`flow/run.sh`:
```
#!/bin/bash
# the make line also repeats each setting of config.mk as NAME=value (left out here)
make -C /OpenROAD-flow-scripts/flow DESIGN_CONFIG=/design/flow/config.mk WORK_HOME=/design/flow/orfs CLKGATE_MAP_FILE= finish
```
`flow/config.mk`:
```
export PLATFORM = sky130hd
export DESIGN_NAME = main
export DESIGN_NICKNAME = main
export VERILOG_FILES = /design/flow/design.v
export SDC_FILE = /design/flow/constraint.sdc
export NUM_CORES = 4
export LEC_CHECK = 0
export CAP_MARGIN = 20
export CORE_MARGIN = 2
export CORE_UTILIZATION = 70
export CTS_CLUSTER_SIZE = 37
export MAX_ROUTING_LAYER = met4
export SETUP_SLACK_MARGIN = -0.21
export SLEW_MARGIN = 20
export TNS_END_PERCENT = 50
```
`flow/constraint.sdc`:
```
create_clock -name core_clock -period 3.13 [get_ports {clk}]
set_input_delay 0.6260 -clock core_clock [delete_from_list [all_inputs] [get_ports {clk}]]
set_output_delay 0.6260 -clock core_clock [all_outputs]
set_load 0.01 [all_outputs]
```
`flow/design.v`:
```
`timescale 1ns/1ps
`default_nettype none
module adder_1(a, b, c_in, sum, c_out);
input wire a, b, c_in;
output logic sum, c_out;
logic sum0;
logic sum1;
logic carry0;
logic carry1;
always_comb begin
  sum0 = a ^ b;
  sum = sum0 ^ c_in;
  carry0 = a & b;
  carry1 = sum0 & c_in;
  c_out = carry1 | carry0; 
end
endmodule
`timescale 1ns/1ps
`default_nettype none
module eight_input_adder(neighbors, sum);
input  wire [7:0] neighbors;
output logic [3:0] sum;
logic s1, c1, s2, c2, s3, c3, c4, s4, c5, c6;
adder_1 FA1 (.a(neighbors[0]), .b(neighbors[1]), .c_in(neighbors[2]), .sum(s1), .c_out(c1));
adder_1 FA2 (.a(neighbors[3]), .b(neighbors[4]), .c_in(neighbors[5]), .sum(s2), .c_out(c2));
adder_1 FA3 (.a(s1), .b(s2), .c_in(neighbors[6]), .sum(s3), .c_out(c3));
adder_1 HA1 (.a(s3), .b(neighbors[7]), .c_in(1'b0), .sum(sum[0]), .c_out(c4));
adder_1 FA4 (.a(c1), .b(c2), .c_in(c3), .sum(s4), .c_out(c5));
adder_1 HA2 (.a(s4), .b(c4), .c_in(1'b0), .sum(sum[1]), .c_out(c6));
adder_1 HA3 (.a(c5), .b(c6), .c_in(1'b0), .sum(sum[2]), .c_out(sum[3]));
endmodule
module equality_comparator(a, b, out);
input wire [3:0] a;
input wire [3:0] b;
output logic out;
logic [3:0] xor_out;
always_comb begin
    xor_out = a ^ b;
    out = ~xor_out[0] & ~xor_out[1] & ~xor_out[2] & ~xor_out[3];
end
endmodule
`default_nettype none
`timescale 1ns/1ps
module conway_cell(clk, rst, ena, state_0, state_d, state_q, neighbors);
input wire clk;
input wire rst;
input wire ena;
input wire state_0;
output logic state_d;
output logic state_q;
input wire [7:0] neighbors;
logic [3:0] sum;
eight_input_adder eight_input_adder_inst (.neighbors(neighbors), .sum(sum));
logic three_neighbors;
logic two_neighbors;
logic two_or_three_neighbors;
equality_comparator two_neighbors_comparator (.a(sum), .b(4'b0010), .out(two_neighbors));
equality_comparator three_neighbors_comparator (.a(sum), .b(4'b0011), .out(three_neighbors));
always_comb begin
	two_or_three_neighbors = three_neighbors | two_neighbors;
	state_d = (~ state_q & three_neighbors) | (state_q & two_or_three_neighbors);
end
always_ff @(posedge clk) begin : delay
	state_q <= rst ? state_0 : (ena ? state_d : state_q);
end 
endmodule
`default_nettype none  
module main(clk, rst, ena, state_0, cells);
parameter N = 16;  
parameter M = N + 2;  
input wire clk;
input wire rst;
input wire ena;
input wire [N*N-1:0] state_0;
output logic [N*N-1:0] cells;
wire [M*M-1:0] bordered_cells_q;  
wire [M*M-1:0] bordered_cells_d;
logic [M*M-1:0] bordered_cells_0;  
function int cell_index(int i, int j);
  cell_index = M*j + i;
endfunction
generate
  genvar i;
  genvar j;
  for (i = 0; i < M; i = i + 1) begin : cells_x
    for (j = 0; j < M; j = j + 1) begin : cells_y
      if ( (i > 0) && (i < (M-1)) && (j > 0) && (j < (M-1)) ) begin
        assign bordered_cells_0[cell_index(i, j)] = state_0[N*(j-1) + (i-1)];
        conway_cell CELL(
          .clk(clk), .rst(rst), .ena(ena),
          .neighbors({
            bordered_cells_q[cell_index(i-1, j-1)],
            bordered_cells_q[cell_index(i-1, j  )],
            bordered_cells_q[cell_index(i-1, j+1)],
            bordered_cells_q[cell_index(i  , j+1)],
            bordered_cells_q[cell_index(i+1, j+1)],
            bordered_cells_q[cell_index(i+1, j  )],
            bordered_cells_q[cell_index(i+1, j-1)],
            bordered_cells_q[cell_index(i  , j-1)]
          }),
          .state_0(bordered_cells_0[cell_index(i, j)]),
          .state_d(bordered_cells_d[cell_index(i, j)]),
          .state_q(bordered_cells_q[cell_index(i, j)])
        );
      end else begin  
        assign bordered_cells_0[cell_index(i,j)] = 1'b0;
        assign bordered_cells_q[cell_index(i,j)] = bordered_cells_0[cell_index(i,j)];
        assign bordered_cells_d[cell_index(i,j)] = 0;
      end
    end
  end
  for (i = 0; i < N; i = i + 1) begin : unborder
    always_comb begin
        cells[N*(i+1)-1:N*i] = bordered_cells_q[M*(i+2)-2:M*(i+1)+1];
    end
  end
endgenerate
endmodule
`default_nettype wire  
```
==> results.yml, run 1 <==
# physical design summary
status:
  status: "complete, but fails checks"
  violations: "setup timing"
timing:
  maxSlewViolCount: 0
  rsz0062_at_grt: "yes"
  skew_ns: 0.0158
  fmax_mhz: 277
  tightest_slew_ns: 0.457
  whs_ns: 0.577
  slew_headroom_pct: 69.6
  period_used_pct: 115
  period_needed_ns: 3.61
  hold_violations: 0
  tns_ns: -47.99
  fin_ws_ns: -0.483
  finalSetupViolCount: 199
logic_synthesis:
  ys_chip_area_um2: 49900
  async_flop_share_pct: 0
  ys_seq_share_pct: 15.4
  synthesis.area_um2: 49900
  numSynthFlops: 256
  synth_cells: 4978
  common_cells: "inv_1, fa_1, ha_1, buf_4, edfxtp_1"
  synth_nets: 6916
  synthSimpleGateAreaFrac_pct: 8.40
  synth_cell_types: 22
  mux_area_share_pct: 0
  yosys_most_used_dff: "edfxtp_1"
  edf_count: 256
  syn_area_per_cell_um2: 10.0
  yosysTopAreaCell: "fa_1"
  synthTopCellsByArea: "fa_1, ha_1, edfxtp_1"
  adder_share_pct: 55.6
  ys_sh_aoi_pct: 2.90
  yosysMostFrequentCell: "inv_1"
  top_cell_area_share_pct: 36.1
  logic_family: "adder cells"
  yosysWarnings: 4
  ys_sh_xor_pct: 0
  yosysCellCount: 4978
setup_path:
  worstReg2RegStart: "cells_x[10].cells_y[3].genblk1.CELL.state_q$_DFFE_PP_"
  cp_num_buf_inv: 4
  worstPathMaxFanout: 3
  slowest_stage: "or4b_1"
  critPathArrivalTime_ns: 4.04
  critical_path_class: "reg2reg"
  critPathLaunch: "cells_x[10].cells_y[3].genblk1.CELL.state_q$_DFFE_PP_"
  reg2reg_depth: 11
  ff2ff_setup_slack_ns: -0.48
  path_depth: 11
  slowest_delay_ns: 0.54
  required_ns: 3.56
  end_kind: "flip-flop"
  crit_top_cell: "fa_1"
  crit_chain: "buf_6 -> buf_6 -> fa_1 -> inv_1 -> fa_1 -> fa_1 -> inv_1 -> ha_1 -> ha_1 -> or4b_1 -> o21ai_1"
  critical_path.top_delay_family: "adder cells"
  crit_end: "cells_x[9].cells_y[2].genblk1.CELL.state_q$_DFFE_PP_"
  reg2reg_to: "cells_x[9].cells_y[2].genblk1.CELL.state_q$_DFFE_PP_"
  critPathLaunchType: "flip-flop"
min_path:
  hold_path.startpoint: "rst"
  min_path_type: "in2reg"
  min_to: "cells_x[13].cells_y[6].genblk1.CELL.state_q$_DFFE_PP_"
  hold_path_depth: 3
die:
  die_h_um: 271
  rows: 97
  core_area_um2: 70300
  die_w_um: 271
  die_area_um2: 73500
  pin_count: 515
  initCoreUtil_pct: 71.0
clock_tree:
  postCtsHoldBufs: 0
  clockBufferDepth: 3
  cts-root-buf: "clkbuf_16"
  clkTransAtPathRegs_ns: 0.06
  cts.sinks: 256
  worst_skew_pair.late_latency_ns: 0.59
  cts_buffers: 39
  cts_tree: "done"
  htree_levels: 2
drt:
  route.vias.total: 39900
  wirelength_um: 154000
  drt-pass1-iter-count: 5
  dr.first_iter.drc_count: 3049
  ant_nets: 0
  remaining_drc_errors: 0
  viasPerCell: 5.64
  avgRoutedWirePerCell_um: 21.8
global_route:
  grt.busiest_layer: "met2"
  grt_max_degree: 83
  use_met2_pct: 64.2
  grt_util_met1_pct: 43.6
  grt_pass1_wl_um: 212000
  antenna_found_initial: 27
  track_usage_pct: 37.9
  grt_pass1_vias: 41400
  met3_usage_pct: 6.20
  overflow: 0
placement:
  routabilityCongestion: 0.914
  dp_hpwl_um: 102000
  placed_area_um2: 59600
  dp_slack_ns: -0.316
  io_buffers: 514
run:
  warnings: 94
  cap_violations: 0
layout:
  fillers: 2719
  fin_nets: 8004
  syn2layout_area_growth_pct: 29.0
  post-route-util_pct: 91.6
  final_area_um2: 64400
  final-comb-area_um2: 35200
  regArea_um2: 7690
[final cells by class]
type	count	area share, %
Antenna cell	31	0.120
Clock buffer	53	1.66
Multi-Input combinational cell	2672	54.6
Clock inverter	17	0.107
Tap cell	940	1.83
Sequential cell	256	11.9
Timing Repair Buffer	1359	19.6
Inverter	1738	10.1
[timing repair]
item                                    4_1_cts  5_1_grt
endpoints found under the setup margin      139      196
cloned                                        0        1
setup buffers                                90      124
gates resized                               170      475
pin swaps                                    74      370
[per-layer routing]
metal	up-vias	share of wire (%)
met2	2121	50
met5	-	0
met1	19900	33
met4	0	8.5
li1	16900	-
met3	847	8.0
[per-stage QoR]
step | cells
5_1_grt | 7062
3_5_place_dp | 6814
3_3_place_gp | 6814
4_1_cts | 6943
6_report | 7066
2_1_floorplan | 4978
==> inputs of run 2 (changes only) <==
Settings changed: CORE_UTILIZATION 70 to 69, CTS_CLUSTER_DIAMETER set to 359, CTS_CLUSTER_SIZE 37 to 47, PLACE_DENSITY set to 0.6, SETUP_SLACK_MARGIN -0.21 to not set, TNS_END_PERCENT 50 to not set.
Clock period 3.13 ns to 3.22 ns, I/O delays scaled along.
==> results.yml, run 2 <==
# implementation run metrics
status:
  status: "stopped before the end"
  lastStage: "global routing (5_1_grt)"
logic_synthesis:
  yosys_most_used_dff: "edfxtp_1"
  yosysWarnings: 4
  ys_chip_area_um2: 49900
  yosysMostFrequentCell: "inv_1"
  numSynthFlops: 256
  synthesis.area_um2: 49900
  syn_area_per_cell_um2: 10.0
  common_cells: "inv_1, fa_1, ha_1, buf_4, edfxtp_1"
  synth_cell_types: 22
  synth_cells: 4978
  mux_area_share_pct: 0
  ys_sh_xor_pct: 0
  adder_share_pct: 55.6
  async_flop_share_pct: 0
  logic_family: "adder cells"
  synth_nets: 6916
  edf_count: 256
  synthSimpleGateAreaFrac_pct: 8.40
  yosysTopAreaCell: "fa_1"
  ys_seq_share_pct: 15.4
  yosysCellCount: 4978
  top_cell_area_share_pct: 36.1
  ys_sh_aoi_pct: 2.90
  synthTopCellsByArea: "fa_1, ha_1, edfxtp_1"
placement:
  dp_hpwl_um: 101000
  dp_slack_ns: -0.175
  routabilityCongestion: 0.925
  io_buffers: 514
clock_tree:
  postCtsHoldBufs: 0
  cts.sinks: 256
  cts_buffers: 9
  htree_levels: 1
  clockBufferDepth: 3
  cts-root-buf: "clkbuf_16"
die:
  rows: 98
  core_area_um2: 71600
  initCoreUtil_pct: 69.7
  pin_count: 515
  die_h_um: 273
  die_w_um: 273
  die_area_um2: 74500
run 2: stage by stage:
step / area, um^2 / utilization [%] / TNS [ns] / instances
2_1_floorplan: 50500 / - / -17.34 / 4978
3_3_place_gp: 59500 / 83.1 / -2.56 / 6709
3_5_place_dp: 59500 / 83.1 / -12.42 / 6709
4_1_cts: 64600 / 90.2 / -11.98 / 6945
run 2: repair_timing:
action	in CTS
endpoints found under the setup margin	196
cloned	7
setup buffers	222
pin swaps	763
resized	573
==> inputs of run 3 (changes only) <==
Settings changed: CORE_UTILIZATION 69 to 45, CTS_CLUSTER_DIAMETER 359 to not set, CTS_CLUSTER_SIZE 47 to not set, MAX_ROUTING_LAYER met4 to not set.
Clock period 3.22 ns to 3.98 ns, I/O delays scaled along.
==> results.yml, run 3 <==
# physical design summary
min_path:
  min_to: "cells_x[11].cells_y[9].genblk1.CELL.state_q$_DFFE_PP_"
  hold_path.startpoint: "rst"
  hold_path_depth: 3
  min_path_type: "in2reg"
die:
  die_area_um2: 114000
  pin_count: 515
  core_area_um2: 110000
  die_w_um: 337
  rows: 122
  initCoreUtil_pct: 45.2
  die_h_um: 337
logic_synthesis:
  syn_area_per_cell_um2: 10.0
  async_flop_share_pct: 0
  synth_nets: 6916
  ys_seq_share_pct: 15.4
  synthTopCellsByArea: "fa_1, ha_1, edfxtp_1"
  synth_cells: 4978
  numSynthFlops: 256
  yosysCellCount: 4978
  yosysWarnings: 4
  top_cell_area_share_pct: 36.1
  ys_sh_aoi_pct: 2.90
  yosysTopAreaCell: "fa_1"
  edf_count: 256
  mux_area_share_pct: 0
  synthSimpleGateAreaFrac_pct: 8.40
  yosys_most_used_dff: "edfxtp_1"
  ys_chip_area_um2: 49900
  yosysMostFrequentCell: "inv_1"
  ys_sh_xor_pct: 0
  synth_cell_types: 22
  common_cells: "inv_1, fa_1, ha_1, buf_4, edfxtp_1"
  adder_share_pct: 55.6
  logic_family: "adder cells"
  synthesis.area_um2: 49900
clock_tree:
  postCtsHoldBufs: 0
  worst_skew_pair.late_latency_ns: 0.61
  cts_buffers: 43
  clkTransAtPathRegs_ns: 0.06
  htree_levels: 2
  clockBufferDepth: 3
  cts-root-buf: "clkbuf_16"
  cts.sinks: 256
  postCtsSetupBuffers: 0
  cts_tree: "done"
  post_cts_resize_count: 0
run:
  warnings: 94
  cap_violations: 0
setup_path:
  ff2ff_setup_slack_ns: 0.40
  crit_chain: "fa_1 -> inv_1 -> fa_1 -> fa_1 -> inv_1 -> ha_1 -> ha_1 -> or4b_1 -> o21ai_1"
  reg2reg_depth: 9
  worstPathMaxFanout: 9
  crit_top_cell: "fa_1"
  critPathLaunch: "cells_x[13].cells_y[13].genblk1.CELL.state_q$_DFFE_PP_"
  crit_end: "cells_x[13].cells_y[14].genblk1.CELL.state_q$_DFFE_PP_"
  reg2reg_to: "cells_x[13].cells_y[14].genblk1.CELL.state_q$_DFFE_PP_"
  critPathArrivalTime_ns: 4.03
  required_ns: 4.43
  slowest_delay_ns: 0.70
  critPathLaunchType: "flip-flop"
  slowest_stage: "edfxtp_1"
  cp_num_buf_inv: 2
  critical_path.top_delay_family: "adder cells"
  critical_path_class: "reg2reg"
  end_kind: "flip-flop"
  path_depth: 9
  worstReg2RegStart: "cells_x[13].cells_y[13].genblk1.CELL.state_q$_DFFE_PP_"
timing:
  fmax_mhz: 279
  tightest_slew_ns: 0.760
  hold_violations: 0
  period_used_pct: 89.9
  tns_ns: 0
  slew_headroom_pct: 49.3
  skew_ns: 0.0170
  rsz0062_at_grt: "no"
  maxSlewViolCount: 0
  period_needed_ns: 3.58
  finalSetupViolCount: 0
  whs_ns: 0.720
  fin_ws_ns: 0.402
layout:
  regArea_um2: 7690
  final-comb-area_um2: 33400
  final_cells: 6917
  final_area_um2: 57300
  syn2layout_area_growth_pct: 14.7
  fin_nets: 7327
  fillers: 10200
drt:
  route.vias.total: 32800
  viasPerCell: 4.75
  dr.first_iter.drc_count: 1281
  ant_nets: 0
  drt-pass1-iter-count: 5
  wirelength_um: 121000
  avgRoutedWirePerCell_um: 17.6
  remaining_drc_errors: 0
placement:
  dp_slack_ns: 0.402
  dp_hpwl_um: 98200
  routabilityCongestion: 0.832
  placed_area_um2: 55900
  dp_cells: 6832
  io_buffers: 514
global_route:
  overflow: 0
  grt_max_degree: 155
  antenna_found_initial: 29
  track_usage_pct: 22.5
  grt_pass1_vias: 35300
  grt_pass1_wl_um: 196000
status:
  status: "timing/DRC/antenna clean"
[run 3: area by class of cell]
cell class	instances	share of cell area, %
sequential	256	13.4
inverter	1738	11.4
clock buffer	62	2.08
timing repair buffer	678	11.3
antenna	10	0.0437
multi-input combinational	2672	58.3
tap	1488	3.25
clock inverter	13	0.179
[run 3: layer usage]
layer	vias to the layer above	part of all wire [%]	GRT usage (%)
li1	15500	-	-
met1	16600	42	29.0
met2	531	49	37.9
met3	168	6.2	4.87
met4	32	2.7	6.33
met5	-	0.15	0
[run 3: through the flow]
step / util [%]
after detailed placement: 50.7
after global placement: 50.7
after floorplan: -
final: 51.9
after global routing: 51.9
after CTS: 51.9
==> inputs of run 4 (changes only) <==
Settings changed: CORE_UTILIZATION 45 to 58.
Clock period 3.98 ns to 2.97 ns, I/O delays scaled along.
==> results.yml, run 4 <==
# physical design summary
logic_synthesis:
  ys_sh_aoi_pct: 2.90
  async_flop_share_pct: 0
  synthesis.area_um2: 49900
  numSynthFlops: 256
  synth_nets: 6916
  yosysMostFrequentCell: "inv_1"
  synthSimpleGateAreaFrac_pct: 8.40
  synth_cells: 4978
  mux_area_share_pct: 0
  yosysCellCount: 4978
  ys_chip_area_um2: 49900
  top_cell_area_share_pct: 36.1
  ys_sh_xor_pct: 0
  yosysTopAreaCell: "fa_1"
  ys_seq_share_pct: 15.4
  yosys_most_used_dff: "edfxtp_1"
  syn_area_per_cell_um2: 10.0
  adder_share_pct: 55.6
  yosysWarnings: 4
  synth_cell_types: 22
  synthTopCellsByArea: "fa_1, ha_1, edfxtp_1"
  edf_count: 256
  common_cells: "inv_1, fa_1, ha_1, buf_4, edfxtp_1"
  logic_family: "adder cells"
setup_path:
  cp_num_buf_inv: 5
  required_ns: 3.41
  worstReg2RegStart: "cells_x[7].cells_y[13].genblk1.CELL.state_q$_DFFE_PP_"
  crit_chain: "buf_4 -> buf_6 -> buf_6 -> fa_1 -> inv_1 -> fa_2 -> fa_1 -> inv_1 -> ha_2 -> ha_4 -> or4b_1 -> o21ai_1"
  slowest_delay_ns: 0.54
  slowest_stage: "or4b_1"
  critical_path_class: "reg2reg"
  reg2reg_depth: 12
  crit_end: "cells_x[7].cells_y[14].genblk1.CELL.state_q$_DFFE_PP_"
  ff2ff_setup_slack_ns: -0.47
  critPathArrivalTime_ns: 3.88
  worstPathMaxFanout: 2
  critPathLaunchType: "flip-flop"
  end_kind: "flip-flop"
  path_depth: 12
  critPathLaunch: "cells_x[7].cells_y[13].genblk1.CELL.state_q$_DFFE_PP_"
  critical_path.top_delay_family: "adder cells"
  reg2reg_to: "cells_x[7].cells_y[14].genblk1.CELL.state_q$_DFFE_PP_"
timing:
  rsz0062_at_grt: "yes"
  finalSetupViolCount: 204
  period_used_pct: 116
  hold_violations: 0
  tightest_slew_ns: 0.681
  skew_ns: 0.0220
  maxSlewViolCount: 0
  fin_ws_ns: -0.473
  slew_headroom_pct: 54.6
  fmax_mhz: 290
  period_needed_ns: 3.44
  whs_ns: 0.600
layout:
  fin_nets: 8180
  final_cells: 7425
  fillers: 5232
  syn2layout_area_growth_pct: 39.4
  final_area_um2: 69600
drt:
  wirelength_um: 129000
  dr.first_iter.drc_count: 1547
  route.vias.total: 36800
  drt-pass1-iter-count: 5
  avgRoutedWirePerCell_um: 17.3
  viasPerCell: 4.96
  ant_nets: 0
  remaining_drc_errors: 0
die:
  rows: 107
  die_w_um: 297
  core_area_um2: 85300
  initCoreUtil_pct: 58.5
  die_area_um2: 88400
  pin_count: 515
  die_h_um: 297
placement:
  placed_area_um2: 60700
  io_buffers: 514
  routabilityCongestion: 0.842
  dp_cells: 7039
  dp_hpwl_um: 96300
min_path:
  min_path_type: "in2reg"
  hold_path_depth: 3
  min_to: "cells_x[13].cells_y[7].genblk1.CELL.state_q$_DFFE_PP_"
  hold_path.startpoint: "rst"
run:
  cap_violations: 0
  warnings: 98
global_route:
  grt_pass1_wl_um: 203000
  overflow: 0
  antenna_found_initial: 20
  grt_max_degree: 128
  track_usage_pct: 29.1
  grt_pass1_vias: 39400
clock_tree:
  clockBufferDepth: 3
  cts-root-buf: "clkbuf_16"
  htree_levels: 2
  cts_buffers: 41
  cts.sinks: 256
  cts_tree: "done"
  worst_skew_pair.late_latency_ns: 0.59
  clkTransAtPathRegs_ns: 0.06
status:
  status: "complete, but fails checks"
  violations: "setup timing"
## run 4: layer usage
layer | vias to the layer above | GRT usage [%] | wire length (um)
li1 | 17300 | - | -
met1 | 18500 | 37.3 | 51000
met2 | 730 | 49.4 | 65000
met3 | 246 | 4.51 | 6930
met4 | 16 | 11.6 | 5610
met5 | - | 0 | 106
## run 4: metrics by stage
step,setup slack [ns],util [%],setup TNS (ns)
after detailed placement,-0.390,71.1,-55.86
final,-0.473,81.6,-50.31
after global placement,-0.352,71.1,-47.58
after CTS,-0.362,78.4,-50.64
after floorplan,-0.267,-,-111.01
after global routing,-0.537,81.6,-70.68
## run 4: repair_timing
| item | in CTS | in global routing |
|---|---|---|
| cloned | 5 | 1 |
| gates resized | 624 | 528 |
| buffers inserted | 224 | 122 |
| hold buffers | 0 | 0 |
| pin swaps | 803 | 609 |
| endpoints found under the setup margin | 216 | 225 |
## run 4: layout make-up
cell class	count	area [um^2]	area share (%)
Antenna cell	12	30.0	0.0432
Clock buffer	56	1120	1.62
Clock inverter	14	58.8	0.0845
Inverter	1738	6590	9.47
Multi-Input combinational cell	2672	37900	54.5
Sequential cell	256	7690	11.0
Tap cell	1144	1430	2.06
Timing Repair Buffer	1533	14800	21.2
==> inputs of run 5 (changes only) <==
Settings changed: ABC_AREA set to 1, CORE_UTILIZATION 58 to 70, CTS_CLUSTER_DIAMETER set to 219, CTS_CLUSTER_SIZE set to 43, HOLD_SLACK_MARGIN set to -0.09, PLACE_DENSITY 0.6 to not set, PLACE_DENSITY_LB_ADDON set to 0.27, SETUP_SLACK_MARGIN set to 0.8.
Clock period 2.97 ns to 2.81 ns, I/O delays scaled along.
==> results.yml, run 5 <==
# implementation run metrics
logic_synthesis:
  synth_nets: 7899
  numSynthFlops: 256
  ys_chip_area_um2: 52100
  yosysTopAreaCell: "fa_1"
  synth_cells: 5961
  synthesis.area_um2: 52100
  ys_sh_aoi_pct: 0.0384
  synthSimpleGateAreaFrac_pct: 11.4
  ys_seq_share_pct: 14.8
  adder_share_pct: 53.3
  common_cells: "inv_1, fa_1, ha_1, nand2_1, nor2_1"
  top_cell_area_share_pct: 34.6
  synthTopCellsByArea: "fa_1, ha_1, inv_1"
  ys_sh_xor_pct: 0
  logic_family: "adder cells"
  edf_count: 256
  yosysCellCount: 5961
  yosysMostFrequentCell: "inv_1"
  async_flop_share_pct: 0
  synth_cell_types: 12
  yosys_most_used_dff: "edfxtp_1"
  yosysWarnings: 4
  mux_area_share_pct: 0
  syn_area_per_cell_um2: 8.74
clock_tree:
  cts.sinks: 256
  htree_levels: 1
  cts-root-buf: "clkbuf_16"
  cts_buffers: 10
  clockBufferDepth: 3
placement:
  dp_cells: 7773
  routabilityCongestion: 0.883
  dp_hpwl_um: 107000
  placed_area_um2: 61800
  io_buffers: 514
die:
  die_w_um: 277
  die_area_um2: 76600
  rows: 100
  initCoreUtil_pct: 70.3
  pin_count: 515
  core_area_um2: 74100
  die_h_um: 277
status:
  error: "[ERROR GRT-0232] Routing congestion too high. Check the congestion heatmap in the GUI."
  lastStage: "global routing (5_1_grt)"
  status: "stopped before the end"
global_route:
  overflow: 1118
  track_usage_pct: 89.5
[run 5: timing repair]
action                     CTS
hold buffers                 0
setup endpoints to repair  508
pin swaps                  719
resized                    726
cloned                       1
setup buffers              219
[run 5: metal layers]
layer  overflow  GRT usage [%]
met5          8           50.9
met1         14           85.6
met3         24           80.0
met4        436           95.6
met2        636            102
[run 5: through the flow]
step	hold WS (ns)	worst slack (ns)
after floorplan	0.698	-0.421
after global placement	0.729	-0.130
after detailed placement	0.769	-0.228
after CTS	0.416	-0.207
==> inputs of run 6 (changes only) <==
Settings changed: ABC_AREA 1 to not set, CAP_MARGIN 20 to 0, CORE_UTILIZATION 70 to 68, CTS_CLUSTER_DIAMETER 219 to 41, CTS_CLUSTER_SIZE 43 to 34, HOLD_SLACK_MARGIN -0.09 to not set, MIN_ROUTING_LAYER set to met1, PLACE_DENSITY_LB_ADDON 0.27 to not set, SETUP_SLACK_MARGIN 0.8 to not set.
Clock period 2.81 ns to 3.24 ns, I/O delays scaled along.
==> results.yml, run 6 <==
# implementation run metrics
status:
  status: "stopped before the end"
  lastStage: "global routing (5_1_grt)"
logic_synthesis:
  yosysTopAreaCell: "fa_1"
  yosysMostFrequentCell: "inv_1"
  edf_count: 256
  ys_sh_aoi_pct: 2.90
  synth_cells: 4978
  ys_sh_xor_pct: 0
  logic_family: "adder cells"
  numSynthFlops: 256
  top_cell_area_share_pct: 36.1
  synthesis.area_um2: 49900
  ys_chip_area_um2: 49900
  synthSimpleGateAreaFrac_pct: 8.40
  async_flop_share_pct: 0
  synth_cell_types: 22
  synth_nets: 6916
  mux_area_share_pct: 0
  adder_share_pct: 55.6
  synthTopCellsByArea: "fa_1, ha_1, edfxtp_1"
  yosysCellCount: 4978
  yosys_most_used_dff: "edfxtp_1"
  common_cells: "inv_1, fa_1, ha_1, buf_4, edfxtp_1"
  yosysWarnings: 4
  syn_area_per_cell_um2: 10.0
  ys_seq_share_pct: 15.4
placement:
  routabilityCongestion: 0.912
  io_buffers: 514
  dp_hpwl_um: 100000
  dp_slack_ns: -0.176
clock_tree:
  cts-root-buf: "clkbuf_16"
  clockBufferDepth: 3
  postCtsHoldBufs: 0
  htree_levels: 3
  cts_buffers: 80
  cts.sinks: 256
die:
  die_area_um2: 75600
  die_h_um: 275
  rows: 99
  initCoreUtil_pct: 68.5
  core_area_um2: 72800
  pin_count: 515
  die_w_um: 275
run 6: metrics by stage:
step                      utilization [%]  setup TNS [ns]  area (um^2)  instances
after CTS                            91.3           -4.22        66500       7106
after detailed placement             81.4          -10.49        59300       6729
after global placement               81.4           -1.46        59300       6729
after floorplan                         -          -12.77        50300       4978
run 6: what timing repair did:
| item | in CTS |
|---|---|
| setup endpoints to repair | 196 |
| cloned | 3 |
| gates resized | 665 |
| buffers inserted | 236 |
| pin swaps | 740 |
==> inputs of run 7 (changes only) <==
Settings changed: CAP_MARGIN 0 to 20, CELL_PAD_IN_SITES_DETAIL_PLACEMENT set to 1, CELL_PAD_IN_SITES_GLOBAL_PLACEMENT set to 3, CORE_UTILIZATION 68 to 19, CTS_CLUSTER_DIAMETER 41 to 292, CTS_CLUSTER_SIZE 34 to not set, GPL_TIMING_DRIVEN set to 0, MIN_ROUTING_LAYER met1 to not set.
Clock period 3.24 ns to 6.43 ns, I/O delays scaled along.
==> results.yml, run 7 <==
# physical design summary
die:
  die_w_um: 517
  die_area_um2: 267000
  die_h_um: 517
  core_area_um2: 262000
  rows: 188
  pin_count: 515
  initCoreUtil_pct: 19.1
timing:
  rsz0062_at_grt: "no"
  slew_headroom_pct: 29.1
  maxSlewViolCount: 0
  hold_violations: 0
  fin_ws_ns: 2.46
  fmax_mhz: 252
  skew_ns: 0.0423
  period_needed_ns: 3.97
  finalSetupViolCount: 0
  tightest_slew_ns: 1.06
  period_used_pct: 61.8
clock_tree:
  post_cts_resize_count: 0
  clkTransAtPathRegs_ns: 0.06
  postCtsSetupBuffers: 0
  cts-root-buf: "clkbuf_16"
  cts.sinks: 256
  postCtsHoldBufs: 0
  cts_buffers: 50
  htree_levels: 2
  worst_skew_pair.late_latency_ns: 0.71
  cts_tree: "done"
  clockBufferDepth: 3
logic_synthesis:
  edf_count: 256
  ys_chip_area_um2: 49900
  yosysMostFrequentCell: "inv_1"
  yosysTopAreaCell: "fa_1"
  synthSimpleGateAreaFrac_pct: 8.40
  common_cells: "inv_1, fa_1, ha_1, buf_4, edfxtp_1"
  adder_share_pct: 55.6
  numSynthFlops: 256
  ys_sh_xor_pct: 0
  synth_cells: 4978
  synthesis.area_um2: 49900
  yosysWarnings: 4
  yosysCellCount: 4978
  ys_seq_share_pct: 15.4
  async_flop_share_pct: 0
  synth_cell_types: 22
  logic_family: "adder cells"
  synth_nets: 6916
  syn_area_per_cell_um2: 10.0
  mux_area_share_pct: 0
  top_cell_area_share_pct: 36.1
  ys_sh_aoi_pct: 2.90
  synthTopCellsByArea: "fa_1, ha_1, edfxtp_1"
  yosys_most_used_dff: "edfxtp_1"
setup_path:
  critical_path.top_delay_family: "adder cells"
  reg2reg_to: "cells_x[6].cells_y[10].genblk1.CELL.state_q$_DFFE_PP_"
  required_ns: 6.97
  critPathLaunchType: "flip-flop"
  critical_path_class: "reg2reg"
  critPathLaunch: "cells_x[7].cells_y[9].genblk1.CELL.state_q$_DFFE_PP_"
  crit_end: "cells_x[6].cells_y[10].genblk1.CELL.state_q$_DFFE_PP_"
  critPathArrivalTime_ns: 4.51
  path_depth: 9
  end_kind: "flip-flop"
  slowest_stage: "edfxtp_1"
  ff2ff_setup_slack_ns: 2.46
  reg2reg_depth: 9
  crit_chain: "inv_1 -> fa_1 -> fa_1 -> fa_1 -> inv_1 -> ha_1 -> ha_1 -> or4b_1 -> o21ai_1"
  worstReg2RegStart: "cells_x[7].cells_y[9].genblk1.CELL.state_q$_DFFE_PP_"
  crit_top_cell: "fa_1"
  worstPathMaxFanout: 8
  slowest_delay_ns: 0.88
  cp_num_buf_inv: 2
drt:
  ant_nets: 0
  avgRoutedWirePerCell_um: 21.5
  viasPerCell: 3.81
  remaining_drc_errors: 0
  route.vias.total: 34700
  dr.first_iter.drc_count: 1274
  drt-pass1-iter-count: 5
  wirelength_um: 196000
layout:
  post-route-util_pct: 23.4
  fillers: 30100
  final_cells: 9120
  final_area_um2: 61300
  fin_nets: 7493
  syn2layout_area_growth_pct: 22.9
min_path:
  hold_path.startpoint: "cells_x[16].cells_y[1].genblk1.CELL.state_q$_DFFE_PP_"
  min_path_type: "reg2reg"
  hold_path_depth: 2
  min_to: "cells_x[16].cells_y[1].genblk1.CELL.state_q$_DFFE_PP_"
global_route:
  grt_pass1_vias: 39000
  track_usage_pct: 15.0
  overflow: 0
  antenna_found_initial: 57
  grt_pass1_wl_um: 282000
  grt_max_degree: 36
run:
  cap_violations: 0
  warnings: 88
placement:
  dp_cells: 9018
  dp_hpwl_um: 157000
  routabilityCongestion: 0.755
  io_buffers: 513
  dp_slack_ns: 1.82
  placed_area_um2: 59800
status:
  status: "timing/DRC/antenna clean"
[run 7: through the flow]
step / hold slack [ns] / setup TNS, ns
finish: 0.708 / 0
detailed placement: 0.702 / 0
CTS: 0.717 / 0
global route: 0.772 / 0
global placement: 0.688 / -922.23
floorplan: 0.649 / 0
[run 7: area by class of cell]
class / count / area, um^2 / share of cell area [%]
Multi-Input combinational cell: 2672 / 33400 / 54.5
Tap cell: 3515 / 4400 / 7.17
Antenna cell: 12 / 30.0 / 0.0490
Sequential cell: 256 / 7690 / 12.5
Inverter: 1738 / 6520 / 10.6
Clock buffer: 65 / 1310 / 2.13
Buffer: 312 / 2320 / 3.78
Timing Repair Buffer: 525 / 5440 / 8.87
Clock inverter: 25 / 224 / 0.365
[run 7: per-layer routing]
metal	global-route usage, %	vias up	share of wire (%)
met1	19.6	18000	45
met5	0	-	0.046
met2	25.8	640	49
met4	4.07	14	2.5
li1	-	15900	-
met3	1.84	166	3.9
==> inputs of run 8 (changes only) <==
Settings changed: CELL_PAD_IN_SITES_DETAIL_PLACEMENT 1 to not set, CELL_PAD_IN_SITES_GLOBAL_PLACEMENT 3 to not set, CORE_UTILIZATION 19 to 66, CTS_CLUSTER_DIAMETER 292 to not set, CTS_CLUSTER_SIZE set to 42, GPL_TIMING_DRIVEN 0 to not set, MAX_ROUTING_LAYER set to met4, PLACE_DENSITY set to 0.6, SETUP_SLACK_MARGIN set to -0.2, SLEW_MARGIN 20 to 25.
Clock period 6.43 ns to 2.97 ns, I/O delays scaled along.
==> results.yml, run 8 <==
# physical design summary
timing:
  fmax_mhz: 278
  period_used_pct: 121
  period_needed_ns: 3.60
  hold_violations: 0
  fin_ws_ns: -0.633
  whs_ns: 0.552
  slew_headroom_pct: 65.7
  tightest_slew_ns: 0.515
  tns_ns: -73.39
  skew_ns: 0.0123
  maxSlewViolCount: 0
  finalSetupViolCount: 220
  rsz0062_at_grt: "yes"
global_route:
  grt_pass1_vias: 42000
  grt.busiest_layer: "met2"
  grt_util_met1_pct: 41.9
  antenna_found_initial: 23
  grt_pass1_wl_um: 215000
  overflow: 0
  use_met2_pct: 62.5
  track_usage_pct: 36.6
  grt_max_degree: 98
  met3_usage_pct: 6.08
logic_synthesis:
  ys_sh_aoi_pct: 2.90
  top_cell_area_share_pct: 36.1
  async_flop_share_pct: 0
  logic_family: "adder cells"
  synth_nets: 6916
  common_cells: "inv_1, fa_1, ha_1, buf_4, edfxtp_1"
  yosys_most_used_dff: "edfxtp_1"
  synth_cells: 4978
  synthSimpleGateAreaFrac_pct: 8.40
  edf_count: 256
  ys_sh_xor_pct: 0
  ys_chip_area_um2: 49900
  adder_share_pct: 55.6
  yosysTopAreaCell: "fa_1"
  yosysMostFrequentCell: "inv_1"
  synth_cell_types: 22
  numSynthFlops: 256
  synthTopCellsByArea: "fa_1, ha_1, edfxtp_1"
  mux_area_share_pct: 0
  yosysWarnings: 4
  yosysCellCount: 4978
  synthesis.area_um2: 49900
  ys_seq_share_pct: 15.4
  syn_area_per_cell_um2: 10.0
setup_path:
  critPathArrivalTime_ns: 4.05
  worstPathMaxFanout: 3
  path_depth: 11
  end_kind: "flip-flop"
  critPathLaunchType: "flip-flop"
  crit_chain: "buf_12 -> buf_4 -> fa_1 -> inv_1 -> fa_2 -> fa_1 -> inv_1 -> ha_1 -> ha_1 -> or4b_1 -> o21ai_1"
  required_ns: 3.42
  slowest_stage: "or4b_1"
  reg2reg_depth: 11
  critical_path_class: "reg2reg"
  crit_end: "cells_x[3].cells_y[2].genblk1.CELL.state_q$_DFFE_PP_"
  ff2ff_setup_slack_ns: -0.63
  reg2reg_to: "cells_x[3].cells_y[2].genblk1.CELL.state_q$_DFFE_PP_"
  critical_path.top_delay_family: "adder cells"
  critPathLaunch: "cells_x[4].cells_y[3].genblk1.CELL.state_q$_DFFE_PP_"
  slowest_delay_ns: 0.57
  cp_num_buf_inv: 4
  worstReg2RegStart: "cells_x[4].cells_y[3].genblk1.CELL.state_q$_DFFE_PP_"
clock_tree:
  postCtsHoldBufs: 0
  clkTransAtPathRegs_ns: 0.06
  htree_levels: 2
  cts_buffers: 38
  cts-root-buf: "clkbuf_16"
  clockBufferDepth: 3
  cts.sinks: 256
  worst_skew_pair.late_latency_ns: 0.60
  cts_tree: "done"
drt:
  remaining_drc_errors: 0
  route.vias.total: 39800
  avgRoutedWirePerCell_um: 21.4
  dr.first_iter.drc_count: 2515
  wirelength_um: 155000
  drt-pass1-iter-count: 8
  ant_nets: 0
  viasPerCell: 5.50
min_path:
  hold_path_depth: 3
  min_path_type: "in2reg"
  min_to: "cells_x[16].cells_y[9].genblk1.CELL.state_q$_DFFE_PP_"
  hold_path.startpoint: "rst"
die:
  die_h_um: 279
  die_w_um: 279
  pin_count: 515
  core_area_um2: 74700
  die_area_um2: 77900
  initCoreUtil_pct: 66.8
  rows: 100
placement:
  io_buffers: 514
  routabilityCongestion: 0.895
  dp_hpwl_um: 98400
status:
  violations: "setup timing"
  status: "complete, but fails checks"
layout:
  fin_nets: 8148
  fillers: 3035
  syn2layout_area_growth_pct: 35.4
run:
  cap_violations: 0
  warnings: 94
[run 8: layout make-up]
class	instances	area, um^2	share of cell area, %
flip-flops and latches	256	7690	11.4
well taps	969	1210	1.79
diodes	27	67.6	0.100
multi-input cells	2672	36800	54.4
clock inverters	17	97.6	0.144
repair buffers	1504	14100	20.9
clock buffers	48	1050	1.56
inverters	1738	6560	9.71
[run 8: what timing repair did]
item	4_1_cts	5_1_grt
gates cloned	2	1
pin swaps	510	410
endpoints found under the setup margin	196	208
gates resized	350	379
setup buffers	197	141
[run 8: per-layer routing]
metal	share of wire (%)	vias to the layer above
li1	-	17200
met1	34	20000
met2	51	1808
met3	7.3	762
met4	7.8	0
met5	0	-
[run 8: per-stage QoR]
stage	cells	util [%]	setup slack, ns	cell area [um^2]
after detailed placement	6842	80.8	-0.399	60300
after global placement	6842	80.8	-0.326	60300
final	7231	90.5	-0.633	67600
after global routing	7223	90.5	-0.678	67600
after CTS	7074	86.7	-0.387	64700
after floorplan	4978	-	-0.267	50700
==> inputs of run 9 (changes only) <==
Settings changed: ABC_AREA set to 1, CAP_MARGIN 20 to 40, CORE_UTILIZATION 66 to 72, CTS_CLUSTER_DIAMETER set to 219, CTS_CLUSTER_SIZE 42 to 72, HOLD_SLACK_MARGIN set to 0.29, MAX_ROUTING_LAYER met4 to not set, PLACE_DENSITY 0.6 to not set, PLACE_DENSITY_LB_ADDON set to 0.27, SETUP_SLACK_MARGIN -0.2 to -0.19, SLEW_MARGIN 25 to 20.
Clock period 2.97 ns to 2.7 ns, I/O delays scaled along.
==> results.yml, run 9 <==
# implementation run metrics
status:
  status: "stopped before the end"
  lastStage: "global routing (5_1_grt)"
  error: "[ERROR GRT-0232] Routing congestion too high. Check the congestion heatmap in the GUI."
logic_synthesis:
  ys_sh_xor_pct: 0
  yosysCellCount: 5961
  logic_family: "adder cells"
  async_flop_share_pct: 0
  synth_cell_types: 12
  syn_area_per_cell_um2: 8.74
  synth_nets: 7899
  numSynthFlops: 256
  yosysMostFrequentCell: "inv_1"
  yosys_most_used_dff: "edfxtp_1"
  synthesis.area_um2: 52100
  ys_chip_area_um2: 52100
  edf_count: 256
  ys_seq_share_pct: 14.8
  top_cell_area_share_pct: 34.6
  synth_cells: 5961
  yosysWarnings: 4
  mux_area_share_pct: 0
  yosysTopAreaCell: "fa_1"
  ys_sh_aoi_pct: 0.0384
  common_cells: "inv_1, fa_1, ha_1, nand2_1, nor2_1"
  synthTopCellsByArea: "fa_1, ha_1, inv_1"
  adder_share_pct: 53.3
  synthSimpleGateAreaFrac_pct: 11.4
clock_tree:
  cts.sinks: 256
  htree_levels: 1
  cts-root-buf: "clkbuf_16"
  clockBufferDepth: 3
  postCtsHoldBufs: 0
  cts_buffers: 9
die:
  die_w_um: 273
  initCoreUtil_pct: 72.8
  pin_count: 515
  rows: 98
  die_h_um: 273
  die_area_um2: 74500
  core_area_um2: 71600
placement:
  dp_hpwl_um: 118000
  dp_slack_ns: -0.380
  routabilityCongestion: 0.926
  io_buffers: 514
global_route:
  overflow: 1943
  track_usage_pct: 91.8
-- run 9: per-stage QoR --
stage | cell area, um^2 | cells | hold WS, ns
CTS | 66200 | 7956 | 0.348
detailed placement | 61800 | 7754 | 0.768
global placement | 61800 | 7754 | 0.719
floorplan | 52500 | 5961 | 0.698
-- run 9: routing by layer --
metal / global-route usage [%] / GRT overflow
met1: 85.5 / 30
met3: 79.5 / 35
met5: 49.1 / 10
met4: 104 / 632
met2: 107 / 1236
-- run 9: repair_timing --
action                                 CTS
setup endpoints to repair              194
endpoints found under the hold margin    0
pin swaps                              651
cloned                                   1
resized                                643
setup buffers                          234
==> inputs of run 10 (changes only) <==
Settings changed: ABC_AREA 1 to not set, CAP_MARGIN 40 to 20, CTS_CLUSTER_DIAMETER 219 to 391, CTS_CLUSTER_SIZE 72 to 100, HOLD_SLACK_MARGIN 0.29 to not set, PLACE_DENSITY set to 0.38, PLACE_DENSITY_LB_ADDON 0.27 to not set, SETUP_SLACK_MARGIN -0.19 to not set.
Clock period 2.7 ns to 2.72 ns, I/O delays scaled along.
==> results.yml, run 10 <==
# implementation run metrics
status:
  status: "stopped before the end"
  lastStage: "global routing (5_1_grt)"
  error: "[ERROR DPL-0038] Utilization greater than 100%, impossible to legalize"
logic_synthesis:
  ys_sh_aoi_pct: 2.90
  common_cells: "inv_1, fa_1, ha_1, buf_4, edfxtp_1"
  synthesis.area_um2: 49900
  synth_cell_types: 22
  yosysTopAreaCell: "fa_1"
  ys_sh_xor_pct: 0
  edf_count: 256
  logic_family: "adder cells"
  yosys_most_used_dff: "edfxtp_1"
  mux_area_share_pct: 0
  syn_area_per_cell_um2: 10.0
  yosysCellCount: 4978
  async_flop_share_pct: 0
  ys_seq_share_pct: 15.4
  adder_share_pct: 55.6
  yosysWarnings: 4
  ys_chip_area_um2: 49900
  synth_nets: 6916
  synthTopCellsByArea: "fa_1, ha_1, edfxtp_1"
  synthSimpleGateAreaFrac_pct: 8.40
  numSynthFlops: 256
  synth_cells: 4978
  top_cell_area_share_pct: 36.1
  yosysMostFrequentCell: "inv_1"
die:
  die_h_um: 267
  initCoreUtil_pct: 72.8
  die_w_um: 267
  die_area_um2: 71500
  core_area_um2: 68600
  rows: 96
  pin_count: 515
clock_tree:
  cts_buffers: 6
  cts.sinks: 256
  cts-root-buf: "clkbuf_16"
  clockBufferDepth: 3
  htree_levels: 1
placement:
  io_buffers: 514
  routabilityCongestion: 0.894
  placed_area_um2: 60400
  dp_hpwl_um: 102000
run 10: metrics by stage:
step,std cells,worst slack (ns)
floorplan,4978,-0.517
CTS,7071,-0.745
global placement,6809,-0.583
detailed placement,6809,-0.681
run 10: what timing repair did:
| item | CTS |
|---|---|
| gates cloned | 3 |
| resized | 664 |
| pin swaps | 888 |
| endpoints found under the setup margin | 234 |
| buffers inserted | 271 |
| hold buffers | 0 |
==> inputs of run 11 (changes only) <==
Settings changed: ABC_AREA set to 1, CELL_PAD_IN_SITES_DETAIL_PLACEMENT set to 2, CELL_PAD_IN_SITES_GLOBAL_PLACEMENT set to 3, CORE_ASPECT_RATIO set to 0.72, CORE_UTILIZATION 72 to 36, CTS_CLUSTER_DIAMETER 391 to not set, CTS_CLUSTER_SIZE 100 to not set, PLACE_DENSITY 0.38 to not set, PLACE_DENSITY_LB_ADDON set to 0.05, SETUP_SLACK_MARGIN set to 0.75, SLEW_MARGIN 20 to 25.
Clock period 2.72 ns to 5.39 ns, I/O delays scaled along.
==> results.yml, run 11 <==
# physical design summary
global_route:
  grt_pass1_wl_um: 250000
  antenna_found_initial: 17
  track_usage_pct: 22.1
  grt_max_degree: 137
  overflow: 0
  grt_pass1_vias: 42300
setup_path:
  slowest_delay_ns: 0.77
  end_kind: "flip-flop"
  required_ns: 5.77
  critical_path_class: "reg2reg"
  cp_num_buf_inv: 2
  critical_path.top_delay_family: "adder cells"
  reg2reg_depth: 10
  worstPathMaxFanout: 8
  reg2reg_to: "cells_x[6].cells_y[11].genblk1.CELL.state_q$_DFFE_PP_"
  critPathArrivalTime_ns: 3.91
  worstReg2RegStart: "cells_x[7].cells_y[11].genblk1.CELL.state_q$_DFFE_PP_"
  critPathLaunchType: "flip-flop"
  crit_top_cell: "fa_1"
  crit_end: "cells_x[6].cells_y[11].genblk1.CELL.state_q$_DFFE_PP_"
  path_depth: 10
  crit_chain: "inv_1 -> fa_1 -> fa_1 -> fa_1 -> inv_1 -> ha_1 -> ha_1 -> nor2_1 -> nand3_1 -> nand2_1"
  ff2ff_setup_slack_ns: 1.86
  slowest_stage: "edfxtp_1"
  critPathLaunch: "cells_x[7].cells_y[11].genblk1.CELL.state_q$_DFFE_PP_"
logic_synthesis:
  top_cell_area_share_pct: 34.6
  synthTopCellsByArea: "fa_1, ha_1, inv_1"
  synth_nets: 7899
  ys_seq_share_pct: 14.8
  synthesis.area_um2: 52100
  logic_family: "adder cells"
  yosysCellCount: 5961
  synthSimpleGateAreaFrac_pct: 11.4
  edf_count: 256
  syn_area_per_cell_um2: 8.74
  common_cells: "inv_1, fa_1, ha_1, nand2_1, nor2_1"
  ys_chip_area_um2: 52100
  synth_cell_types: 12
  numSynthFlops: 256
  synth_cells: 5961
  ys_sh_aoi_pct: 0.0384
  yosys_most_used_dff: "edfxtp_1"
  ys_sh_xor_pct: 0
  yosysTopAreaCell: "fa_1"
  yosysWarnings: 4
  mux_area_share_pct: 0
  async_flop_share_pct: 0
  yosysMostFrequentCell: "inv_1"
  adder_share_pct: 53.3
layout:
  syn2layout_area_growth_pct: 12.5
  fin_nets: 8154
  final_area_um2: 58600
timing:
  rsz0062_at_grt: "no"
  tns_ns: 0
  hold_violations: 0
  maxSlewViolCount: 0
  period_needed_ns: 3.53
  finalSetupViolCount: 0
  fmax_mhz: 284
  fin_ws_ns: 1.86
  skew_ns: 0.0318
  period_used_pct: 65.4
  tightest_slew_ns: 0.888
  slew_headroom_pct: 40.8
die:
  die_area_um2: 148000
  core_area_um2: 144000
  die_h_um: 327
  die_w_um: 452
  pin_count: 515
  initCoreUtil_pct: 36.3
  rows: 118
min_path:
  min_path_type: "reg2reg"
  hold_path_depth: 4
  hold_path.startpoint: "cells_x[1].cells_y[1].genblk1.CELL.state_q$_DFFE_PP_"
  min_to: "cells_x[1].cells_y[1].genblk1.CELL.state_q$_DFFE_PP_"
drt:
  ant_nets: 0
  drt-pass1-iter-count: 5
  route.vias.total: 36400
  dr.first_iter.drc_count: 1013
  viasPerCell: 4.45
  avgRoutedWirePerCell_um: 19.3
  wirelength_um: 158000
  remaining_drc_errors: 0
placement:
  io_buffers: 514
  routabilityCongestion: 0.818
  dp_hpwl_um: 129000
  placed_area_um2: 57400
  dp_slack_ns: 1.82
run:
  warnings: 94
  cap_violations: 0
clock_tree:
  cts_tree: "done"
  clockBufferDepth: 3
  worst_skew_pair.late_latency_ns: 0.65
  htree_levels: 2
  cts_buffers: 42
  post_cts_resize_count: 0
  cts.sinks: 256
  clkTransAtPathRegs_ns: 0.06
  postCtsHoldBufs: 0
  cts-root-buf: "clkbuf_16"
  postCtsSetupBuffers: 0
status:
  status: "timing/DRC/antenna clean"
## run 11: area by class of cell
type,count,area [um^2]
diodes,3,7.51
clock buffers,60,1140
clock inverters,12,51.3
fillers,15900,85100
inverters,2209,8290
multi-input cells,3183,33700
flip-flops and latches,256,7690
well taps,1920,2400
repair buffers,524,5290
## run 11: layer usage
metal / global-route usage, % / part of all wire [%]
met1: 28.3 / 44
met2: 40.0 / 51
met4: 4.25 / 1.9
met5: 0 / 0.047
met3: 2.95 / 3.1
## run 11: stage by stage
step / util (%) / hold slack [ns] / std cells
6_report: 40.8 / 0.813 / 8167
4_1_cts: 40.8 / 0.832 / 8164
5_1_grt: 40.8 / 0.891 / 8167
3_5_place_dp: 40.0 / 0.815 / 8092
3_3_place_gp: 40.0 / 0.784 / 8092
2_1_floorplan: - / 0.698 / 5961
==> inputs of run 12 (changes only) <==
Settings changed: ABC_AREA 1 to not set, CELL_PAD_IN_SITES_DETAIL_PLACEMENT 2 to not set, CELL_PAD_IN_SITES_GLOBAL_PLACEMENT 3 to not set, CORE_ASPECT_RATIO 0.72 to not set, CORE_UTILIZATION 36 to 38, PLACE_DENSITY set to 0.6, PLACE_DENSITY_LB_ADDON 0.05 to not set, SETUP_SLACK_MARGIN 0.75 to not set, SLEW_MARGIN 25 to 20.
Clock period 5.39 ns to 6.99 ns, I/O delays scaled along.
==> results.yml, run 12 <==
# physical design summary
placement:
  dp_slack_ns: 3.09
  routabilityCongestion: 0.832
  dp_hpwl_um: 101000
  placed_area_um2: 55100
  io_buffers: 514
setup_path:
  critPathArrivalTime_ns: 4.23
  cp_num_buf_inv: 2
  slowest_stage: "edfxtp_1"
  reg2reg_to: "cells_x[12].cells_y[11].genblk1.CELL.state_q$_DFFE_PP_"
  crit_end: "cells_x[12].cells_y[11].genblk1.CELL.state_q$_DFFE_PP_"
  reg2reg_depth: 9
  crit_chain: "inv_1 -> fa_1 -> fa_1 -> fa_1 -> inv_1 -> ha_1 -> ha_1 -> or4b_1 -> o21ai_1"
  worstPathMaxFanout: 7
  worstReg2RegStart: "cells_x[12].cells_y[10].genblk1.CELL.state_q$_DFFE_PP_"
  path_depth: 9
  end_kind: "flip-flop"
  slowest_delay_ns: 0.65
  critPathLaunchType: "flip-flop"
  critPathLaunch: "cells_x[12].cells_y[10].genblk1.CELL.state_q$_DFFE_PP_"
  critical_path.top_delay_family: "adder cells"
  critical_path_class: "reg2reg"
  ff2ff_setup_slack_ns: 3.20
  crit_top_cell: "fa_1"
  required_ns: 7.43
logic_synthesis:
  common_cells: "inv_1, fa_1, ha_1, buf_4, edfxtp_1"
  synthesis.area_um2: 49900
  logic_family: "adder cells"
  yosysMostFrequentCell: "inv_1"
  async_flop_share_pct: 0
  numSynthFlops: 256
  ys_sh_aoi_pct: 2.90
  yosys_most_used_dff: "edfxtp_1"
  synth_nets: 6916
  ys_chip_area_um2: 49900
  synthTopCellsByArea: "fa_1, ha_1, edfxtp_1"
  synth_cell_types: 22
  mux_area_share_pct: 0
  edf_count: 256
  synth_cells: 4978
  adder_share_pct: 55.6
  top_cell_area_share_pct: 36.1
  yosysCellCount: 4978
  ys_sh_xor_pct: 0
  yosysTopAreaCell: "fa_1"
  ys_seq_share_pct: 15.4
  syn_area_per_cell_um2: 10.0
  synthSimpleGateAreaFrac_pct: 8.40
  yosysWarnings: 4
clock_tree:
  clkTransAtPathRegs_ns: 0.05
  worst_skew_pair.late_latency_ns: 0.62
  clockBufferDepth: 3
  postCtsSetupBuffers: 0
  post_cts_resize_count: 0
  htree_levels: 2
  cts.sinks: 256
  cts-root-buf: "clkbuf_16"
  cts_buffers: 44
  cts_tree: "done"
  postCtsHoldBufs: 0
timing:
  maxSlewViolCount: 0
  rsz0062_at_grt: "no"
  fmax_mhz: 264
  tns_ns: 0
  slew_headroom_pct: 33.3
  whs_ns: 0.743
  period_used_pct: 54.2
  skew_ns: 0.0265
  finalSetupViolCount: 0
  tightest_slew_ns: 1.00
  hold_violations: 0
  fin_ws_ns: 3.20
  period_needed_ns: 3.79
die:
  rows: 132
  die_w_um: 366
  initCoreUtil_pct: 38.4
  core_area_um2: 130000
  die_h_um: 366
  die_area_um2: 134000
  pin_count: 515
min_path:
  hold_path_depth: 2
  hold_path.startpoint: "cells_x[16].cells_y[1].genblk1.CELL.state_q$_DFFE_PP_"
  min_path_type: "reg2reg"
  min_to: "cells_x[16].cells_y[1].genblk1.CELL.state_q$_DFFE_PP_"
drt:
  avgRoutedWirePerCell_um: 18.1
  wirelength_um: 127000
  viasPerCell: 4.63
  remaining_drc_errors: 0
  drt-pass1-iter-count: 5
  dr.first_iter.drc_count: 1327
  route.vias.total: 32500
  ant_nets: 0
global_route:
  grt_pass1_wl_um: 204000
  grt_pass1_vias: 35000
  antenna_found_initial: 36
  grt_max_degree: 195
  track_usage_pct: 19.7
  overflow: 0
status:
  status: "timing/DRC/antenna clean"
run:
  warnings: 96
  cap_violations: 0
layout:
  fillers: 12700
  post-route-util_pct: 43.4
  final_area_um2: 56400
  syn2layout_area_growth_pct: 13.0
  fin_nets: 7175
==> run 12: stage by stage <==
step	cells
6_report	7021
4_1_cts	7007
5_1_grt	7014
3_3_place_gp	6933
2_1_floorplan	4978
3_5_place_dp	6933
==> run 12: cell type report <==
class                   count  area (um^2)  area share (%)
well taps                1742         2180            3.86
clock inverters            16          104           0.184
inverters                1738         6520            11.6
multi-input cells        2672        33400            59.2
clock buffers              58         1200            2.12
diodes                     14         35.0          0.0621
flip-flops and latches    256         7690            13.6
repair buffers            525         5300            9.38
==> run 12: metal layers <==
metal,wire [um],up-vias,global-route usage [%]
li1,-,15200,-
met1,54200,16500,24.9
met2,62000,529,33.4
met3,7830,157,5.13
met4,3060,38,4.83
met5,232,-,0
==> inputs of run 13 (changes only) <==
Settings changed: CORE_UTILIZATION 38 to 72, CTS_CLUSTER_DIAMETER set to 139, CTS_CLUSTER_SIZE set to 100, SETUP_SLACK_MARGIN set to -0.2, TNS_END_PERCENT set to 10.
Clock period 6.99 ns to 2.05 ns, I/O delays scaled along.
==> results.yml, run 13 <==
# implementation run metrics
placement:
  io_buffers: 514
  placed_area_um2: 60500
  dp_hpwl_um: 106000
  dp_slack_ns: -1.42
  routabilityCongestion: 0.888
  dp_cells: 6864
status:
  lastStage: "global routing (5_1_grt)"
  status: "stopped before the end"
logic_synthesis:
  yosysWarnings: 4
  synthesis.area_um2: 49900
  top_cell_area_share_pct: 36.1
  yosysCellCount: 4978
  edf_count: 256
  numSynthFlops: 256
  ys_sh_aoi_pct: 2.90
  synth_nets: 6916
  synth_cell_types: 22
  synthSimpleGateAreaFrac_pct: 8.40
  yosysMostFrequentCell: "inv_1"
  ys_sh_xor_pct: 0
  logic_family: "adder cells"
  common_cells: "inv_1, fa_1, ha_1, buf_4, edfxtp_1"
  mux_area_share_pct: 0
  ys_chip_area_um2: 49900
  yosys_most_used_dff: "edfxtp_1"
  syn_area_per_cell_um2: 10.0
  synthTopCellsByArea: "fa_1, ha_1, edfxtp_1"
  async_flop_share_pct: 0
  ys_seq_share_pct: 15.4
  synth_cells: 4978
  adder_share_pct: 55.6
  yosysTopAreaCell: "fa_1"
clock_tree:
  cts.sinks: 256
  cts_buffers: 14
  cts-root-buf: "clkbuf_16"
  clockBufferDepth: 3
  htree_levels: 1
  postCtsHoldBufs: 0
die:
  initCoreUtil_pct: 72.8
  core_area_um2: 68600
  pin_count: 515
  die_area_um2: 71500
  rows: 96
  die_h_um: 267
  die_w_um: 267
==> run 13: metrics by stage <==
stage | hold WS (ns) | setup TNS [ns]
floorplan | 0.594 | -513.52
detailed placement | 0.747 | -288.30
global placement | 0.729 | -269.94
CTS | 0.367 | -324.91
==> run 13: what timing repair did <==
| item | 4_1_cts |
|---|---|
| pin swaps | 230 |
| buffers inserted | 80 |
| resized | 330 |
| endpoints found under the setup margin | 310 |
| endpoints found under the hold margin | 0 |
